== the previous run ==
==> flow/design.v (excerpt) <==
module SevenSegmentALU(
    input clk, 
    input reset,
    input onesBtn, 
    input tensBtn, 
    input hundredsBtn, 
    input sign, 
    input enter, 
    output [6:0] seg,
    output [3:0] anode 
);
    parameter DEBOUNCE_CLKS = 1000;
    wire resetPulse;
    systemResetHandler #(.DEBOUNCE_CLKS(DEBOUNCE_CLKS)) resetHandlerInstance (
        .clk(clk),
        .reset(reset),
        .resetPulse(resetPulse)
    );
    wire onesBtnPulse;
    buttonSyncPulse #(.DEBOUNCE_CLKS(DEBOUNCE_CLKS)) onesBtnGen (
        .clk(clk),
        .resetPulse(resetPulse), 
        .button(onesBtn),
        .buttonPulse(onesBtnPulse)
    );
    wire tensBtnPulse;
    buttonSyncPulse #(.DEBOUNCE_CLKS(DEBOUNCE_CLKS)) tensBtnGen (
        .clk(clk),
        .resetPulse(resetPulse), 
        .button(tensBtn),
        .buttonPulse(tensBtnPulse)
    );
    wire hundredsBtnPulse;
    buttonSyncPulse #(.DEBOUNCE_CLKS(DEBOUNCE_CLKS)) hundredsBtnGen (
        .clk(clk),
        .resetPulse(resetPulse), 
        .button(hundredsBtn),
        .buttonPulse(hundredsBtnPulse)
    );
    wire signPulse;
    buttonSyncPulse #(.DEBOUNCE_CLKS(DEBOUNCE_CLKS)) signBtnGen (
        .clk(clk),
        .resetPulse(resetPulse), 
        .button(sign),
        .buttonPulse(signPulse)
    );
    wire enterPulse;
    buttonSyncPulse #(.DEBOUNCE_CLKS(DEBOUNCE_CLKS)) enterBtnGen (
        .clk(clk),
        .resetPulse(resetPulse), 
        .button(enter),
        .buttonPulse(enterPulse)
    );
    reg [3:0] bcdOnes;
    reg [3:0] bcdTens;
    reg [3:0] bcdHundreds;
    reg [3:0] bcdThousands;
    wire numberOn; 
    wire finished; 
    reg [15:0] firstNumber;
    reg [15:0] secondNumber;
    reg [15:0] sum;
    reg [16:0] carry;
    reg [2:0] state;
    localparam STATE_INPUT_1        = 3'd0;
    localparam STATE_WAIT_1         = 3'd1;
    localparam STATE_INPUT_2        = 3'd2;
    localparam STATE_WAIT_2         = 3'd3;
    localparam STATE_CALC           = 3'd4;
  ...
export LEC_CHECK = 0
export ABC_AREA = 0
export CAP_MARGIN = 20
export CELL_PAD_IN_SITES_DETAIL_PLACEMENT = 1
export CELL_PAD_IN_SITES_GLOBAL_PLACEMENT = 1
export CORE_ASPECT_RATIO = 0.5
export CORE_MARGIN = 2
export CORE_UTILIZATION = 50
export CTS_CLUSTER_DIAMETER = 373
export CTS_CLUSTER_SIZE = 92
export GPL_TIMING_DRIVEN = 0
export PLACE_DENSITY_LB_ADDON = 0.1
export SETUP_SLACK_MARGIN = 1.79
export SLEW_MARGIN = 0
export TNS_END_PERCENT = 45
create_clock -name core_clock -period 7.31 [get_ports {clk}]
run.sh (not shown) runs the stock make flow with config.mk's settings and CLKGATE_MAP_FILE=.
Input changes introduced in the current run (baseline for comparison: the previous run):
Settings: CELL_PAD_IN_SITES_DETAIL_PLACEMENT: 1 -> unset; PLACE_DENSITY_LB_ADDON: 0.1 -> unset; CORE_UTILIZATION: 50 -> 58; SETUP_SLACK_MARGIN: 1.79 -> unset; ABC_AREA: 0 -> unset; CELL_PAD_IN_SITES_GLOBAL_PLACEMENT: 1 -> unset; CTS_CLUSTER_SIZE: 92 -> unset; CTS_CLUSTER_DIAMETER: 373 -> unset; TNS_END_PERCENT: 45 -> unset; CORE_ASPECT_RATIO: 0.5 -> unset; SLEW_MARGIN: 0 -> 20; GPL_TIMING_DRIVEN: 0 -> unset; the clock period (ns, I/O delays scaled along): 7.31 -> 4.7.
==> results <==
The odd one out, not clean where the others are, was the current run. The current run: flow complete, layout not clean; failing: setup timing. Looking only at number of rows in the core area, and setting everything else aside, the lower value of the current run and the previous run goes to the previous run. Worst-path cell with the longest stage delay = dfxtp_1: the previous run; worst-path cell with the longest stage delay = fa_2: the current run. Going from the previous run to the current run, final net count grew by 2.5%, total power draw grew by 60%, final-report setup violation count grew by 3. When the final numbers for the current run and the previous run were put side by side, the total internal power turned out to be greater in the current run. [the current run] portion of total power attributed to sequential cells fell 1.3 points relative to the previous run. Of the two values seen for first element of the critical path, secondNumber[1]$_SDFFE_PP0P_ was produced by the current run and secondNumber[7]$_SDFFE_PP0P_ by the previous run.
Power is estimated from default activity; no workload was simulated.
